==> run F: inputs <==
==> flow/design.v <==
`timescale 1ns / 1ps
module conv (
input [4:0] stride,
input  conv_enable, 
output reg [18:0] address1 , address2, write_address,
output reg end_reach, full_conv_end, dot_sum_end,
input clk,
input reset,
input [9:0] w1 ,h1,w2,h2,
output reg [9:0] width, height
  );
reg [9:0] H1_index_outer , V1_index_outer ;
reg [5:0]	v1_index_inner , h1_index_inner ;
reg dot_sum_start ;
always @ (posedge clk) begin	 
		if (reset) begin
			H1_index_outer = 0;
			V1_index_outer = 0;
			v1_index_inner = 0;
			h1_index_inner = 0;
			address1 = 0;
			address2 = 0;
			write_address = 0;
			end_reach = 0;
			dot_sum_end = 0;
			dot_sum_start = 1;
			full_conv_end = 0;
			width = 0;
			height = 0;
		end
		else if (conv_enable) begin
				if (dot_sum_start) begin
						v1_index_inner = 0;
						h1_index_inner = 0;
						dot_sum_start = 0;
						dot_sum_end =0;
				end	
				if (!full_conv_end) begin
					address1 = address1 + 2'b01;
					h1_index_inner = h1_index_inner + 2'b01 ;
					if (h1_index_inner == w2) begin			 
						v1_index_inner = v1_index_inner + 1;
						h1_index_inner = 6'b0;								
						address1 = (v1_index_inner + V1_index_outer )* w1 + H1_index_outer;
					end	
					if (v1_index_inner == h2) begin			 
						H1_index_outer = H1_index_outer + stride;
						address1 = V1_index_outer * w1 + H1_index_outer ;
						dot_sum_start = 1;
						dot_sum_end =1;
						v1_index_inner = 6'b0;
					end
					if ((H1_index_outer + w2) > w1	) begin		 
						width = H1_index_outer;
						dot_sum_start = 1;
						V1_index_outer = V1_index_outer + stride;
						H1_index_outer = 10'b0000000000;
						address1 = V1_index_outer * w1;
					end
					if (address1 == h1*w1 ) 		full_conv_end = 1;		 
					if ((address1 + 1) == h1*w1 ) 		height = V1_index_outer + 1;
					address2 = v1_index_inner*w2 + h1_index_inner;
					if (dot_sum_start)	write_address	= write_address + 1;
				end
		end
    end
endmodule 
==> flow/run.sh <==
#!/bin/bash
# the make line also repeats each setting of config.mk as NAME=value (left out here)
make -C /OpenROAD-flow-scripts/flow DESIGN_CONFIG=/design/flow/config.mk WORK_HOME=/design/flow/orfs CLKGATE_MAP_FILE= finish
==> flow/config.mk <==
export PLATFORM = sky130hd
export DESIGN_NAME = conv
export DESIGN_NICKNAME = conv
export VERILOG_FILES = /design/flow/design.v
export SDC_FILE = /design/flow/constraint.sdc
export NUM_CORES = 4
export LEC_CHECK = 0
export CAP_MARGIN = 20
export CORE_MARGIN = 2
export CORE_UTILIZATION = 72
export CTS_CLUSTER_DIAMETER = 142
export CTS_CLUSTER_SIZE = 38
export PLACE_DENSITY_LB_ADDON = 0.01
export SETUP_SLACK_MARGIN = 2.49
export SLEW_MARGIN = 20
==> flow/constraint.sdc <==
create_clock -name core_clock -period 8.67 [get_ports {clk}]
set_input_delay 1.7340 -clock core_clock [delete_from_list [all_inputs] [get_ports {clk}]]
set_output_delay 1.7340 -clock core_clock [all_outputs]
set_load 0.01 [all_outputs]
==> run X (differences from run F) <==
- CORE_UTILIZATION: 72 -> 40
- CTS_CLUSTER_DIAMETER: 142 -> 390
- CTS_CLUSTER_SIZE: 38 -> 98
- PLACE_DENSITY_LB_ADDON: 0.01 -> unset
- SETUP_SLACK_MARGIN: 2.49 -> unset
- TNS_END_PERCENT: unset -> 15
==> flow/constraint.sdc (replaced) <==
create_clock -name core_clock -period 11.0 [get_ports {clk}]
set_input_delay 2.2000 -clock core_clock [delete_from_list [all_inputs] [get_ports {clk}]]
set_output_delay 2.2000 -clock core_clock [all_outputs]
set_load 0.01 [all_outputs]
==> impl_metrics.json <==
{
  "grt.total_usage_pct": 98.9,
  "grt_remaining_overflow": 1945,
  "initCoreUtil_pct": 72.5,
  "dp_hpwl_um": 63400,
  "haltStage": "global routing (5_1_grt)",
  "die_h_um": 187,
  "outcome": "did not finish",
  "use_met1_pct": 91.9,
  "gr-usage-met2_pct": 119,
  "ctsResizeCount": 346,
  "placed_cell_area_um2": 29000,
  "post-cts-setup-buffer-count": 98,
  "gr-usage-met3_pct": 82.4,
  "stop_error": "[ERROR GRT-0232] Routing congestion too high. Check the congestion heatmap in the GUI."
}
That was run F.
==> impl_metrics.json <==
{
  "ctsResizeCount": 0,
  "placed_cell_area_um2": 26700,
  "use_met1_pct": 32.2,
  "dp_hpwl_um": 60900,
  "outcome": "timing/DRC/antenna clean",
  "grt.total_usage_pct": 24.2,
  "grt_remaining_overflow": 0,
  "die_h_um": 250,
  "gr-usage-met2_pct": 42.1
}
That was run X.

* * *

==> inputs of zinc <==
Starts from the design.v that is shown in full above.
make LEC_CHECK=0 CAP_MARGIN=20 CORE_MARGIN=2 CORE_UTILIZATION=72 CTS_CLUSTER_DIAMETER=54 PLACE_DENSITY_LB_ADDON=0.19 SETUP_SLACK_MARGIN=2.75 SLEW_MARGIN=20 finish   # period 9.6 ns
run.sh (not shown) runs the stock make flow with config.mk's settings and CLKGATE_MAP_FILE=.
==> inputs of violet, as changes to zinc <==
--- a/flow/config.mk
+++ b/flow/config.mk
@@ -8,7 +8,6 @@
 export CAP_MARGIN = 20
 export CORE_MARGIN = 2
 export CORE_UTILIZATION = 72
-export CTS_CLUSTER_DIAMETER = 54
-export PLACE_DENSITY_LB_ADDON = 0.19
-export SETUP_SLACK_MARGIN = 2.75
+export CTS_CLUSTER_DIAMETER = 327
+export CTS_CLUSTER_SIZE = 96
 export SLEW_MARGIN = 20
==> flow/constraint.sdc (replaced) <==
create_clock -name core_clock -period 9.5 [get_ports {clk}]
set_input_delay 1.9000 -clock core_clock [delete_from_list [all_inputs] [get_ports {clk}]]
set_output_delay 1.9000 -clock core_clock [all_outputs]
set_load 0.01 [all_outputs]
==> comparison <==
violet finished but failed the layout checks on negative setup slack. zinc died in global routing (ODB-0269).
Die size is the same in zinc and violet.
Area after synthesis is the same in zinc and violet.
Synthesized cell count is the same in violet and zinc.

* * *

==> build 14: inputs <==
// conv: RTL as listed in full above, without the edits since
Settings: LEC_CHECK=0, CAP_MARGIN=0, CELL_PAD_IN_SITES_GLOBAL_PLACEMENT=0, CORE_ASPECT_RATIO=0.73, CORE_MARGIN=2, CORE_UTILIZATION=72, CTS_CLUSTER_DIAMETER=352, CTS_CLUSTER_SIZE=33, SETUP_SLACK_MARGIN=-0.76, SLEW_MARGIN=20, TNS_END_PERCENT=75; clock period 11.4 ns.
==> inputs of trial 94, as changes to build 14 <==
Settings changed: CAP_MARGIN 0 to 20, CELL_PAD_IN_SITES_GLOBAL_PLACEMENT 0 to not set, CORE_ASPECT_RATIO 0.73 to not set, CORE_UTILIZATION 72 to 52, CTS_CLUSTER_DIAMETER 352 to not set, CTS_CLUSTER_SIZE 33 to not set, SETUP_SLACK_MARGIN -0.76 to not set, TNS_END_PERCENT 75 to not set.
==> flow/constraint.sdc (replaced) <==
create_clock -name core_clock -period 10.6 [get_ports {clk}]
set_input_delay 2.1200 -clock core_clock [delete_from_list [all_inputs] [get_ports {clk}]]
set_output_delay 2.1200 -clock core_clock [all_outputs]
set_load 0.01 [all_outputs]
==> inputs of build 7, as changes to build 14 <==
Settings changed: CAP_MARGIN 0 to 20, CELL_PAD_IN_SITES_GLOBAL_PLACEMENT 0 to not set, CORE_ASPECT_RATIO 0.73 to not set, CTS_CLUSTER_DIAMETER 352 to not set, CTS_CLUSTER_SIZE 33 to 25, PLACE_DENSITY_LB_ADDON set to 0.19, SETUP_SLACK_MARGIN -0.76 to 2.86, TNS_END_PERCENT 75 to not set.
==> flow/constraint.sdc (replaced) <==
create_clock -name core_clock -period 9.6 [get_ports {clk}]
set_input_delay 1.9200 -clock core_clock [delete_from_list [all_inputs] [get_ports {clk}]]
set_output_delay 1.9200 -clock core_clock [all_outputs]
set_load 0.01 [all_outputs]
==> qor summary <==
item	trial 94	build 14	build 7
Met2 wire len	33.9 mm	31.5 mm	-
Total net switching power	1810 uW	1700 uW	-
Data required time at the worst endpoint	10.87 ns	11.65 ns	-
Pre-Place Util	52.9%	72.9%	72.5%
Worst-case setup slack after placement	-0.190 ns	-0.135 ns	-0.473 ns
Clk pwr share	10.1%	9.9%	-
Area delta synth->final	12.4%	8.57%	-
Clock transition at the registers of the reported paths	0.09 ns	0.07 ns	-
Placed standard-cell area	0.0266 sq mm	0.0259 sq mm	0.0275 sq mm
Int Power	1730 uW	1510 uW	-
Clock tree from TritonCTS	done	done	-
Final hold violation count	0	0	-
Non-Clock Buffer Count	257	190	-
Count of antenna-violating nets left after detailed routing	0	0	-
Startpoint types	input port	input port	-
Run status	timing/DRC/antenna clean	finished with violations	stopped before the end
Failing step	-	-	global routing
Reasons for failing layout checks	-	setup timing	-
Hold Crit Start	address2[5]	address2[8]	-
Fraction of area in registers	8.12%	8.41%	-
Worst-path fanout max	10	15	-
Crit-path slowest cell	sky130_fd_sc_hd__or4_4	sky130_fd_sc_hd__a2111oi_1	-
Arrival time reported for the critical path endpoint	10.39 ns	11.93 ns	-
Global placement routability congestion	0.937	0.986	1.01
Detail-routed via count per cell	5.57	6.10	-
Met3 WL post-DR	4.22 mm	8.19 mm	-
Seq_cells	110	110	-
# Post-CTS Setup Buffers	0	0	71
Cell type taking the most area	combinational gates	combinational gates	-

* * *

==> run a: inputs <==
RTL: the design.v shown in full above, as it stands there.
clock: 11.0 ns
lec_check: 0
cap_margin: 20
cell_pad_in_sites_global_placement: 3
core_margin: 2
core_utilization: 40
cts_cluster_diameter: 390
cts_cluster_size: 98
slew_margin: 20
==> run b: changes against run a <==
==> flow/config.mk (replaced) <==
export PLATFORM = sky130hd
export DESIGN_NAME = conv
export DESIGN_NICKNAME = conv
export VERILOG_FILES = /design/flow/design.v
export SDC_FILE = /design/flow/constraint.sdc
export NUM_CORES = 4
export LEC_CHECK = 0
export CAP_MARGIN = 20
export CORE_MARGIN = 2
export CORE_UTILIZATION = 58
export SLEW_MARGIN = 20
==> flow/constraint.sdc (replaced) <==
create_clock -name core_clock -period 5.9 [get_ports {clk}]
set_input_delay 1.1800 -clock core_clock [delete_from_list [all_inputs] [get_ports {clk}]]
set_output_delay 1.1800 -clock core_clock [all_outputs]
set_load 0.01 [all_outputs]
==> run c: changes against run a <==
==> flow/config.mk (replaced) <==
export PLATFORM = sky130hd
export DESIGN_NAME = conv
export DESIGN_NICKNAME = conv
export VERILOG_FILES = /design/flow/design.v
export SDC_FILE = /design/flow/constraint.sdc
export NUM_CORES = 4
export LEC_CHECK = 0
export CAP_MARGIN = 20
export CORE_MARGIN = 2
export CORE_UTILIZATION = 68
export CTS_CLUSTER_DIAMETER = 63
export CTS_CLUSTER_SIZE = 61
export MAX_ROUTING_LAYER = met4
export SLEW_MARGIN = 20
export TNS_END_PERCENT = 5
==> flow/constraint.sdc (replaced) <==
create_clock -name core_clock -period 8.79 [get_ports {clk}]
set_input_delay 1.7580 -clock core_clock [delete_from_list [all_inputs] [get_ports {clk}]]
set_output_delay 1.7580 -clock core_clock [all_outputs]
set_load 0.01 [all_outputs]
==> run d: changes against run a <==
==> flow/config.mk (replaced) <==
export PLATFORM = sky130hd
export DESIGN_NAME = conv
export DESIGN_NICKNAME = conv
export VERILOG_FILES = /design/flow/design.v
export SDC_FILE = /design/flow/constraint.sdc
export NUM_CORES = 4
export LEC_CHECK = 0
export ABC_AREA = 1
export CAP_MARGIN = 20
export CORE_MARGIN = 2
export CORE_UTILIZATION = 72
export CTS_CLUSTER_DIAMETER = 211
export CTS_CLUSTER_SIZE = 100
export SLEW_MARGIN = 20
==> flow/constraint.sdc (replaced) <==
create_clock -name core_clock -period 8.4 [get_ports {clk}]
set_input_delay 1.6800 -clock core_clock [delete_from_list [all_inputs] [get_ports {clk}]]
set_output_delay 1.6800 -clock core_clock [all_outputs]
set_load 0.01 [all_outputs]
==> summary of the runs <==
Run d finished but failed the layout checks on setup timing. Run a passed the timing, DRC and antenna checks. Run c completed, yet does not pass: setup timing. Run b completed and failed the layout checks on setup timing.
Global-route usage: run a < run b < run d < run c.
In flip-flop count, run c and run b do not differ.
Final cell count: run a is smaller than run d (about 14%).
The highest die area belongs to run a, the lowest to run d.
Combinational power: run a is lower than run b (about 60%).
==> figures <==
| metric | run d | run c | run b | run a |
|---|---|---|---|---|
| Status | finished with violations | finished with violations | finished with violations | timing/DRC/antenna clean |
| Reasons for failing layout checks | setup timing | setup timing | setup timing | - |
| Multi-input combinational area share | 64.48% | 67.74% | 64.98% | 73.38% |
| CP bufs+invs | 9 | 12 | 13 | 5 |
| Total cell area at the placement stage | 29030 µm² | 28930 µm² | 30370 µm² | 26640 µm² |
| Cells after DPL | 4372 | 3846 | 4047 | 3825 |
| Switching share of power | 53.88% | 48.61% | 46.87% | 52.36% |
| Std cell rows | 67 | 68 | 74 | 90 |
| Initial core utilization | 73.40% | 69.46% | 58.92% | 40.18% |
| Number of DRC violations after detailed-routing iteration 0 | 4699 | 3211 | 1935 | 1102 |
| Power Density | 246.6 nW/µm² | 179.5 nW/µm² | 250.5 nW/µm² | 121.9 nW/µm² |
| Critical path's most frequent cell | sky130_fd_sc_hd__nand2_2 | sky130_fd_sc_hd__buf_4 | sky130_fd_sc_hd__buf_4 | sky130_fd_sc_hd__fa_1 |
| Detailed-routing iteration count for the pre-antenna-repair pass | 23 | 10 | 7 | 5 |

* * *

==> inputs of build 6 <==
RTL: the design.v shown in full above, as it stands there.
clock: 11.4 ns
lec_check: 0
cap_margin: 0
cell_pad_in_sites_global_placement: 0
core_aspect_ratio: 0.73
core_margin: 2
core_utilization: 68
cts_cluster_diameter: 192
cts_cluster_size: 33
setup_slack_margin: -0.76
slew_margin: 20
==> trial 82: changes against build 6 <==
CAP_MARGIN = 20   (was 0)
CELL_PAD_IN_SITES_GLOBAL_PLACEMENT = unset   (was 0)
CORE_ASPECT_RATIO = unset   (was 0.73)
CORE_UTILIZATION = 58   (was 68)
CTS_CLUSTER_DIAMETER = 237   (was 192)
CTS_CLUSTER_SIZE = 98   (was 33)
SETUP_SLACK_MARGIN = unset   (was -0.76)
==> flow/constraint.sdc (replaced) <==
create_clock -name core_clock -period 11.0 [get_ports {clk}]
set_input_delay 2.2000 -clock core_clock [delete_from_list [all_inputs] [get_ports {clk}]]
set_output_delay 2.2000 -clock core_clock [all_outputs]
set_load 0.01 [all_outputs]
==> notes <==
Build 6 reached the layout checks and failed them: setup timing. Trial 82 finished clean.
Between trial 82 and build 6, the lower via count is in trial 82 (gap 3.9%, measured against build 6).
Of build 6 and trial 82, build 6 has the higher global-route usage (gap 7.3 points).
Against trial 82, the routed wire length of build 6 is higher by about 4%.
Clock-buffer cell count: trial 82 is lower than build 6 (1).
In trial 82 the critical path depth is lower than in build 6, by 4.
In trial 82 the sequential share of layout area is lower than in build 6, by 0.067 points.

* * *

==> inputs of 09-06 <==
// conv: RTL as listed in full above, without the edits since
==> flow/config.mk <==
export PLATFORM = sky130hd
export DESIGN_NAME = conv
export DESIGN_NICKNAME = conv
export VERILOG_FILES = /design/flow/design.v
export SDC_FILE = /design/flow/constraint.sdc
export NUM_CORES = 4
export LEC_CHECK = 0
export CAP_MARGIN = 20
export CORE_MARGIN = 2
export CORE_UTILIZATION = 40
export SLEW_MARGIN = 20
==> flow/constraint.sdc <==
create_clock -name core_clock -period 10.6 [get_ports {clk}]
set_input_delay 2.1200 -clock core_clock [delete_from_list [all_inputs] [get_ports {clk}]]
set_output_delay 2.1200 -clock core_clock [all_outputs]
set_load 0.01 [all_outputs]
==> 08-12 (differences from 09-06) <==
CORE_UTILIZATION = 68   (was 40)
CTS_CLUSTER_SIZE = 25   (was unset)
MAX_ROUTING_LAYER = met4   (was unset)
SETUP_SLACK_MARGIN = 2.4   (was unset)
==> flow/constraint.sdc (replaced) <==
create_clock -name core_clock -period 8.8 [get_ports {clk}]
set_input_delay 1.7600 -clock core_clock [delete_from_list [all_inputs] [get_ports {clk}]]
set_output_delay 1.7600 -clock core_clock [all_outputs]
set_load 0.01 [all_outputs]
==> 09-25 (differences from 09-06) <==
CORE_UTILIZATION = 72   (was 40)
CTS_CLUSTER_DIAMETER = 294   (was unset)
CTS_CLUSTER_SIZE = 97   (was unset)
PLACE_DENSITY = 0.42   (was unset)
TNS_END_PERCENT = 30   (was unset)
==> flow/constraint.sdc (replaced) <==
create_clock -name core_clock -period 6.1 [get_ports {clk}]
set_input_delay 1.2200 -clock core_clock [delete_from_list [all_inputs] [get_ports {clk}]]
set_output_delay 1.2200 -clock core_clock [all_outputs]
set_load 0.01 [all_outputs]
==> changes_impl.md <==
### Metrics

* DP Cell Count at roughly 4,000
* Die area at 35,000 sq um
* Failing step: clock tree synthesis (4_1_cts)
* Run-stopping error: [ERROR DPL-0033] detailed placement checks failed during check placement.
* Status: aborted with a tool error
* DIE HEIGHT at about 190 microns
* Placed cell area at roughly 30,000 sq um
* Num rows at between 60 and 70
* Final Wtd Congestion at roughly 1.1
* Die width at 187 microns
* FP Util at between 70% and 80%
* DPL Wire Length at between 60,000 and 70,000 microns
(the above is from 09-25)
==> changes_impl.md <==
## Implementation

* Status: timing/DRC/antenna clean
* DIE HEIGHT at between 200 and 250 microns
* DP Cell Count at ~3,900
* Die width at 250 microns
* Placed cell area at ~27,000 sq um
* Num rows at approximately 90
* Met1 Track Usage GR at 32.3%
* Final Wtd Congestion at 0.943
* FP Util at around 40%
* Share of flip-flops with an asynchronous set or reset at 0%
* Nonclk buf count at around 290
* DPL Wire Length at about 63,000 microns
* Sink Count at 110
* Sw Ratio at between 40% and 50%
(the above is from 09-06)
==> changes_impl.md <==
### Metrics

* Status: aborted with a tool error
* Failing step: global routing (5_1_grt)
* Run-stopping error: [ERROR GRT-0232] Routing congestion too high. Check the congestion heatmap in the GUI.
* Num rows at 68
* Die width at around 190 microns
* DP Cell Count at ~3,800
* DPL Wire Length at ~62,000 microns
* FP Util at 69.5%
* Multiplexer share of the synthesized area at under 10%
* DIE HEIGHT at 192 microns
(the above is from 08-12)
Power and IR drop assume default switching activity.
